run A:
// asx_soupbintcp_itch
module asx_soupbintcp_itch (
    input  wire        clk,
    input  wire        rst,
    input  wire        ip_payload_valid,
    input  wire [7:0]  ip_payload_data,
    input  wire        ip_payload_start,
    input  wire        ip_payload_end,
    output wire [15:0] tcp_src_port,
    output wire [15:0] tcp_dst_port,
    output wire [31:0] tcp_seq_num,
    output wire [31:0] tcp_ack_num,
    output wire [3:0] tcp_data_offset,
    output wire [7:0] tcp_flags,
    output wire [15:0] tcp_window,
    output wire tcp_flag_syn,
    output wire tcp_flag_ack,
    output wire tcp_flag_fin,
    output wire tcp_flag_rst,
    output wire tcp_flag_psh,
    output wire tcp_header_valid,
    output wire tcp_parse_error,
    output wire session_active,
    output wire [63:0] session_sequence,
    output wire [7:0] pkt_type,
    output wire pkt_type_valid,
    output wire pkt_heartbeat,
    output wire pkt_login_accepted,
    output wire pkt_login_rejected,
    output wire pkt_end_session,
    output wire [31:0] seq_data_count,
    output wire [31:0] heartbeat_count,
    output wire parse_error,
    output wire msg_valid,
    output wire [7:0] msg_type,
    output wire msg_error,
    output wire [31:0] timestamp,
    output wire [63:0] order_id,
    output wire [31:0] orderbook_id,
    output wire side,
    output wire add_order_valid,
  ...
Size: about 2800 cells after synthesis, roughly 770 flip-flops, roughly 680 I/O pins.
export LEC_CHECK = 0
export ABC_AREA = 0
export CAP_MARGIN = 20
export CELL_PAD_IN_SITES_GLOBAL_PLACEMENT = 1
export CORE_MARGIN = 9
export CORE_UTILIZATION = 51
export CTS_CLUSTER_SIZE = 56
export GPL_ROUTABILITY_DRIVEN = 0
export GPL_TIMING_DRIVEN = 1
export HOLD_SLACK_MARGIN = 0.09
export MIN_ROUTING_LAYER = met2
export PLACE_DENSITY_LB_ADDON = 0.18
export SLEW_MARGIN = 30
export TNS_END_PERCENT = 80
create_clock -name core_clock -period 2.22 [get_ports {clk}]
run.sh (not shown) runs the stock make flow with config.mk's settings and CLKGATE_MAP_FILE=.
Run A: all stages done; final checks FAILED (setup timing).
> inputs changed (run A -> run B)
Settings: swapping 56 for 20 in CTS_CLUSTER_SIZE; swapping 0.18 for 0.22 in PLACE_DENSITY_LB_ADDON; putting CELL_PAD_IN_SITES_DETAIL_PLACEMENT at 2 where nothing was set.
[summary]
- Run B did not run to completion, as it errored out during detailed placement.
- Reported for run B and run A, area of the mapped netlist turned out identical to the last digit.
- Post-synth tally of flip-flops with integrated enable came out exactly the same in run B and run A.
- Run A -> run B: overall chip area flat
--- input diff run B..run C ---
Settings: a change of CORE_MARGIN from 9 to 2; a deleted MIN_ROUTING_LAYER that had been met2; a change of SLEW_MARGIN from 30 to 20; a change of CORE_UTILIZATION from 51 to 70; a deleted GPL_TIMING_DRIVEN that had been 1; a deleted PLACE_DENSITY_LB_ADDON that had been 0.22; a deleted GPL_ROUTABILITY_DRIVEN that had been 0; a deleted HOLD_SLACK_MARGIN that had been 0.09; a deleted CELL_PAD_IN_SITES_DETAIL_PLACEMENT that had been 2; a deleted ABC_AREA that had been 0; a deleted TNS_END_PERCENT that had been 80; a deleted CTS_CLUSTER_SIZE that had been 20; a deleted CELL_PAD_IN_SITES_GLOBAL_PLACEMENT that had been 1; a change of the clock period (ns, I/O delays scaled along) from 2.22 to 1.45.
==> comparison <==
Run C against run B: post-synth tally of flip-flops with integrated enable saw little to no change, area after synthesis saw little to no change, die height saw a decrease. The log for run C ends in detailed placement with error DPL-0038, so the run never completed.


asx_soupbintcp_itch again, from the RTL that the note above started with.
make LEC_CHECK=0 ABC_AREA=1 CAP_MARGIN=20 CORE_ASPECT_RATIO=0.5 CORE_MARGIN=2 CORE_UTILIZATION=72 CTS_CLUSTER_DIAMETER=396 CTS_CLUSTER_SIZE=99 PLACE_DENSITY=0.4 SLEW_MARGIN=20 finish   # period 2.56 ns
The first run never finished: it broke off in 4_1_cts (DPL-0033).
Edit:
--- a/flow/config.mk
+++ b/flow/config.mk
@@ -9,2 +9,2 @@
-export CAP_MARGIN = 20
-export CORE_ASPECT_RATIO = 0.5
+export CAP_MARGIN = 0
+export CORE_ASPECT_RATIO = 1.33
@@ -14,0 +15 @@
+export HOLD_SLACK_MARGIN = 0.3
@@ -16 +17,3 @@
-export SLEW_MARGIN = 20
+export SETUP_SLACK_MARGIN = -0.26
+export SLEW_MARGIN = 0
+export TNS_END_PERCENT = 5
After rerunning:
- The new run never finished: it broke off in 5_1_grt
- die area is about the same
- synthesized cell count does not change
- synthesized area does not change
Edit:
==> flow/config.mk (replaced) <==
export PLATFORM = sky130hd
export DESIGN_NAME = asx_soupbintcp_itch
export DESIGN_NICKNAME = asx_soupbintcp_itch
export VERILOG_FILES = /design/flow/design.v
export SDC_FILE = /design/flow/constraint.sdc
export NUM_CORES = 4
export LEC_CHECK = 0
export CAP_MARGIN = 20
export CORE_MARGIN = 2
export CORE_UTILIZATION = 40
export SLEW_MARGIN = 20
==> flow/constraint.sdc (replaced) <==
create_clock -name core_clock -period 3.83 [get_ports {clk}]
set_input_delay 0.7660 -clock core_clock [delete_from_list [all_inputs] [get_ports {clk}]]
set_output_delay 0.7660 -clock core_clock [all_outputs]
set_load 0.01 [all_outputs]
Effect:
- The new run completed without violations
- area after synthesis went down by about 7%
- die size went up by 66%
- synthesized cell count went down by 23%
Edit:
==> flow/constraint.sdc (replaced) <==
create_clock -name core_clock -period 5.0 [get_ports {clk}]
set_input_delay 1.0000 -clock core_clock [delete_from_list [all_inputs] [get_ports {clk}]]
set_output_delay 1.0000 -clock core_clock [all_outputs]
set_load 0.01 [all_outputs]
Register-to-register slack is better by 1.1 ns.
Routed wire length grows by 1.0%.
Clock skew hardly moves.
Sequential share of layout area increases by 0.15 points.
Utilization shrinks by 0.17 points.
Cell area came out lower by 0.31%.
Clock power decreases by 22%.
Non-clock buffer count fell by 25.
Edit:
--- a/flow/config.mk
+++ b/flow/config.mk
@@ -7,0 +8 @@
+export ABC_AREA = 1
@@ -8,0 +10,3 @@
+export CELL_PAD_IN_SITES_DETAIL_PLACEMENT = 1
+export CELL_PAD_IN_SITES_GLOBAL_PLACEMENT = 3
+export CORE_ASPECT_RATIO = 1.76
@@ -10,0 +15,5 @@
+export CTS_CLUSTER_DIAMETER = 120
+export GPL_ROUTABILITY_DRIVEN = 0
+export GPL_TIMING_DRIVEN = 0
+export PLACE_DENSITY_LB_ADDON = 0.21
+export SETUP_SLACK_MARGIN = 1.32
What happened:
- This time the run never finished: it broke off in 3_3_place_gp
- area after synthesis grows by 7.7%
- synthesized cell count grows by 30%
- die area grows by 7.7%


Setup of try-amber:
asx_soupbintcp_itch again, from the RTL that the note above started with.
make LEC_CHECK=0 ABC_AREA=1 CAP_MARGIN=20 CORE_ASPECT_RATIO=1.46 CORE_MARGIN=2 CORE_UTILIZATION=62 CTS_CLUSTER_DIAMETER=75 SLEW_MARGIN=20 finish   # period 2.51 ns
In try-amber the implementation ran to completion but is not tape-out ready, as the final checks report setup timing.
Inputs modified between try-amber and try-nickel:
- CTS_CLUSTER_DIAMETER no longer set, was 75
- CORE_UTILIZATION now 9, was 62
- ABC_AREA no longer set, was 1
- CORE_ASPECT_RATIO no longer set, was 1.46
- the clock period (ns, I/O delays scaled along) now 7.24, was 2.51
### Flow results
- Delta (try-nickel minus try-amber): worst hold slack saw an increase, sum of internal, switching and leakage power now smaller, required arrival time at the worst endpoint +4820 ps.
- try-nickel went all the way through the flow, and no timing, DRC or antenna check failed.
- Although try-amber finished all stages, its layout failed final checks on setup timing.
- Run comparison: try-amber category of the critical setup timing path reg -> reg; try-nickel category of the critical setup timing path in -> reg
- Summary of try-nickel over try-amber: final period utilization has decreased; leakage power -1.5 nW; number of tap cells added at floorplan moved up; setup slack after layout increased by 3450 ps relative to the old numbers; final standard cell area without fillers shows an increase of 2100 sq um.
- Kind of path behind the tightest hold check = in -> reg: try-amber; kind of path behind the tightest hold check = reg -> reg: try-nickel
- Between try-amber and try-nickel, the met1 capacity usage during global routing is higher for try-amber.
Input-level comparison between try-violet and try-nickel:
- an added CTS_CLUSTER_SIZE of 36
- an added SETUP_SLACK_MARGIN of 0.6
- a change of CORE_UTILIZATION from 9 to 64
- a change of the clock period (ns, I/O delays scaled along) from 7.24 to 2.02
--- outcome ---
Status(try-violet) = ERROR, stage = clock tree synthesis. Xor and xnor area share after synthesis: try-violet vs try-nickel identical. From try-nickel to try-violet the numbers moved as follows: area enclosed by the die boundary went down about 90%; initial cell density of the core went up.
Input changes introduced in try-zinc (baseline for comparison: try-violet):
- CORE_UTILIZATION changed from 64 to 72
- PLACE_DENSITY newly set to 0.66
- MAX_ROUTING_LAYER newly set to met4
- SETUP_SLACK_MARGIN removed (was 0.6)
- CTS_CLUSTER_SIZE removed (was 36)
- the clock period (ns, I/O delays scaled along) changed from 2.02 to 4.07
### Flow results
try-zinc did not finish; the tool stopped in global routing with error GRT-0116.
try-zinc vs try-violet, total number of placement rows went down by 4.
The lower total placed cells including tap cells came out of try-zinc.
From try-violet to try-zinc the numbers moved as follows: area after synthesis saw little to no change; area of the die shows a reduction of 11%; area of the core shrank by 4800 sq um.
#### Input delta (try-fjord over try-zinc)
- CORE_UTILIZATION changed from 72 to 62
- MAX_ROUTING_LAYER removed (was met4)
- CORE_ASPECT_RATIO newly set to 0.5
- PLACE_DENSITY removed (was 0.66)
- the clock period (ns, I/O delays scaled along) changed from 4.07 to 2.51
[summary]
try-fjord -> stages 100% | layout checks FAIL | setup timing
As far as gate count after technology mapping is concerned, try-fjord and try-zinc perform about the same.
Delta (try-fjord minus try-zinc): estimated wirelength of the detail-placed design -about 20%; netlist area before placement stayed essentially flat; floorplan die height fell by about 23%; post-CTS setup buffer count increased by 6 relative to the old numbers.
Of try-fjord and try-zinc, try-fjord shows the lower core utilization before placement, with try-zinc above it.
Relative to try-zinc, count of cells resized by post-cts repair increased by 24 in try-fjord.
Re post-synthesis chip area from yosys: no difference whatsoever between try-fjord and try-zinc.
try-fjord vs try-zinc — number of placement rows dropped by more than 10%
Relative to try-zinc, the area of the chip measured on try-fjord has increased by more than 10%.
Power figures rest on the tool's default switching activity, not on a simulated workload.
